==> flow/design.v <==
module S_AXI_LITE#(
		parameter integer S_AXI_LITE_SIZE = 5,
		parameter integer S_AXI_DATA_SIZE = 32 
		)(
		input S_AXI_ACLK,
		input S_AXI_ARESETN,
        input  [ 31 : 0] S_AXI_LITE_ARADDR,
        output S_AXI_LITE_ARREADY,
        input  S_AXI_LITE_ARVALID,
        output S_AXI_LITE_RVALID,
        input  S_AXI_LITE_RREADY,
        output [S_AXI_DATA_SIZE - 1: 0] S_AXI_LITE_RDATA,
        input  [ 31 : 0] S_AXI_LITE_AWADDR,
        output S_AXI_LITE_AWREADY,
        input  S_AXI_LITE_AWVALID,
        input  S_AXI_LITE_WVALID,
        output S_AXI_LITE_WREADY,
        input  [S_AXI_DATA_SIZE - 1: 0] S_AXI_LITE_WDATA,
        output S_AXI_LITE_BVALID,
        input S_AXI_LITE_BREADY
		);
		reg [S_AXI_DATA_SIZE - 1: 0] axi_reg0;
		reg [S_AXI_DATA_SIZE - 1: 0] axi_reg1;
		reg [S_AXI_DATA_SIZE - 1: 0] axi_reg2;
		reg [S_AXI_DATA_SIZE - 1: 0] axi_reg3;
		reg [S_AXI_DATA_SIZE - 1: 0] axi_reg4;
		reg [S_AXI_DATA_SIZE - 1: 0] axi_reg5;
        reg [ 31 : 0] axi_araddr ;
        reg [ 31 : 0] axi_awaddr ;
        reg [S_AXI_DATA_SIZE - 1: 0] axi_wdata;
        reg [S_AXI_DATA_SIZE - 1: 0] axi_rdata;
        reg awready;
        reg wready;
        reg awlatch;
        reg bvalid;
        reg axi_wen;
        reg axi_wack;
        reg arready;
        reg rvalid;
        reg axi_rvalid;
        assign S_AXI_LITE_AWREADY = awready;
        assign S_AXI_LITE_WREADY  = wready;
        assign S_AXI_LITE_BVALID = bvalid;
        assign S_AXI_LITE_ARREADY = arready;
        assign S_AXI_LITE_RVALID = axi_rvalid;
        assign S_AXI_LITE_RDATA = axi_rdata;
        always@(posedge S_AXI_ACLK)
          if(S_AXI_ARESETN == 'b0)
            bvalid <= 0;
          else if(S_AXI_LITE_BREADY && ~bvalid)
            bvalid <= 'b1;
          else
            bvalid <= 'b0;
        always@(posedge S_AXI_ACLK)
          if(S_AXI_ARESETN == 'b0)
            awready <= 'b0;
          else if(S_AXI_LITE_AWVALID && S_AXI_LITE_WVALID && ~awready)
            awready <= 'b1;
          else if(wready)
            awready <= 'b0;
          else
            awready <= awready;
        always@(posedge S_AXI_ACLK)
            if(S_AXI_ARESETN == 'b0)
                axi_awaddr <= 0;
            else if (awready)
                axi_awaddr <= S_AXI_LITE_AWADDR;
            else
                axi_awaddr <= axi_awaddr;
        always@(posedge S_AXI_ACLK)
          if(S_AXI_ARESETN == 'b0)
            wready <= 0;
          else if(S_AXI_LITE_WVALID && ~wready && awready)
            wready <= 'b1;
          else
            wready <= 'b0;
        always@(posedge S_AXI_ACLK)
          if(S_AXI_ARESETN == 'b0) begin
            axi_wdata <= 0;
            axi_wen <= 0;
          end else if(awready && wready) begin
            axi_wdata <= S_AXI_LITE_WDATA;
            axi_wen <= 'b1;
          end else if(axi_wen)
            axi_wen <= 'b0;
          else begin
            axi_wdata <= axi_wdata;
            axi_wen <= axi_wen;
          end
        always@(posedge S_AXI_ACLK)
          if(S_AXI_ARESETN == 'b0)begin
		    axi_reg0 <= 0;
		    axi_reg1 <= 0;
		    axi_reg2 <= 0;
		    axi_reg3 <= 0;
		    axi_reg4 <= 0;
		    axi_reg5 <= 0;
		  end else if (axi_awaddr[ S_AXI_LITE_SIZE - 1 :0] == 5'd0)begin
            if(axi_wen) begin
             axi_reg0<= axi_wdata;
             axi_wack <= 'b1;
            end else begin
             axi_reg0<= axi_reg0;
             axi_wack <= 'b0;
            end
		  end else if (axi_awaddr[ S_AXI_LITE_SIZE - 1 :0] == 5'd4)begin
            if(axi_wen) begin
             axi_reg1<= axi_wdata;
             axi_wack <= 'b1;
            end else begin
             axi_reg1<= axi_reg1;
             axi_wack <= 'b0;
            end
		  end else if (axi_awaddr[ S_AXI_LITE_SIZE - 1 :0] == 5'd8)begin
            if(axi_wen) begin
             axi_reg2<= axi_wdata;
             axi_wack <= 'b1;
            end else begin
             axi_reg2<= axi_reg2;
             axi_wack <= 'b0;
            end
		  end else if (axi_awaddr[ S_AXI_LITE_SIZE - 1 :0] == 5'd12)begin
            if(axi_wen) begin
             axi_reg3<= axi_wdata;
             axi_wack <= 'b1;
            end else begin
             axi_reg3<= axi_reg3;
             axi_wack <= 'b0;
            end
		  end else if (axi_awaddr[ S_AXI_LITE_SIZE - 1 :0] == 5'd16)begin
            if(axi_wen) begin
             axi_reg4<= axi_wdata;
             axi_wack <= 'b1;
            end else begin
             axi_reg4<= axi_reg4;
             axi_wack <= 'b0;
            end
		  end else if (axi_awaddr[ S_AXI_LITE_SIZE - 1 :0] == 5'd20)begin
            if(axi_wen) begin
             axi_reg5<= axi_wdata;
             axi_wack <= 'b1;
            end else begin
             axi_reg5<= axi_reg5;
             axi_wack <= 'b0;
            end
		  end
        always@(posedge  S_AXI_ACLK)
          if(S_AXI_ARESETN == 'b0)
            arready <= 'b0;
          else if(S_AXI_LITE_ARVALID && ~arready)
            arready <= 'b1;
          else
            arready <= 'b0;
        always@(posedge S_AXI_ACLK)
          if(S_AXI_ARESETN == 'b0)
            axi_araddr <= 0;
          else if(arready)
            axi_araddr <= S_AXI_LITE_ARADDR;
          else
            axi_araddr <= axi_araddr;
        always@(posedge  S_AXI_ACLK)
          if(S_AXI_ARESETN == 'b0)
            rvalid <= 'b0;
          else if(arready && S_AXI_LITE_RREADY && ~rvalid)
            rvalid <= 'b1;
          else
            rvalid <= 'b0;
        always@(posedge S_AXI_ACLK)
          if(S_AXI_ARESETN == 'b0)begin
            axi_rvalid <= 'b0;
            axi_rdata <= 'b0;
		  end else if(axi_araddr[ S_AXI_LITE_SIZE - 1 :0] == 5'd0)begin
            if(rvalid)begin
              axi_rdata <= axi_reg0;
              axi_rvalid <= 'b1;
            end else begin
              axi_rvalid <= 'b0;
              axi_rdata <= axi_rdata;
            end
		  end else if(axi_araddr[ S_AXI_LITE_SIZE - 1 :0] == 5'd4)begin
            if(rvalid)begin
              axi_rdata <= axi_reg1;
              axi_rvalid <= 'b1;
            end else begin
              axi_rvalid <= 'b0;
              axi_rdata <= axi_rdata;
            end
		  end else if(axi_araddr[ S_AXI_LITE_SIZE - 1 :0] == 5'd8)begin
            if(rvalid)begin
              axi_rdata <= axi_reg2;
              axi_rvalid <= 'b1;
            end else begin
              axi_rvalid <= 'b0;
              axi_rdata <= axi_rdata;
            end
		  end else if(axi_araddr[ S_AXI_LITE_SIZE - 1 :0] == 5'd12)begin
            if(rvalid)begin
              axi_rdata <= axi_reg3;
              axi_rvalid <= 'b1;
            end else begin
              axi_rvalid <= 'b0;
              axi_rdata <= axi_rdata;
            end
		  end else if(axi_araddr[ S_AXI_LITE_SIZE - 1 :0] == 5'd16)begin
            if(rvalid)begin
              axi_rdata <= axi_reg4;
              axi_rvalid <= 'b1;
            end else begin
              axi_rvalid <= 'b0;
              axi_rdata <= axi_rdata;
            end
		  end else if(axi_araddr[ S_AXI_LITE_SIZE - 1 :0] == 5'd20)begin
            if(rvalid)begin
              axi_rdata <= axi_reg5;
              axi_rvalid <= 'b1;
            end else begin
              axi_rvalid <= 'b0;
              axi_rdata <= axi_rdata;
            end
			end else begin
              axi_rvalid <= 'b0;
              axi_rdata <= axi_rdata;
            end
endmodule
Settings: LEC_CHECK=0, CAP_MARGIN=20, CELL_PAD_IN_SITES_GLOBAL_PLACEMENT=1, CORE_MARGIN=2, CORE_UTILIZATION=40, SLEW_MARGIN=20, TNS_END_PERCENT=5; clock period 4.0 ns.
run.sh (not shown) runs the stock make flow with config.mk's settings and CLKGATE_MAP_FILE=.
The baseline passed the timing, DRC and antenna checks.
Rerun with:
Settings changed: CELL_PAD_IN_SITES_GLOBAL_PLACEMENT 1 to not set, CORE_UTILIZATION 40 to 71, CTS_CLUSTER_DIAMETER set to 27, SETUP_SLACK_MARGIN set to 0.51, TNS_END_PERCENT 5 to not set.
Clock period 4.0 ns to 1.74 ns, I/O delays scaled along.
Outcome: This time the run ended with an error in clock tree synthesis on DPL-0038; area after synthesis is unchanged; die size drops by 43%; synthesized cell count stays the same.
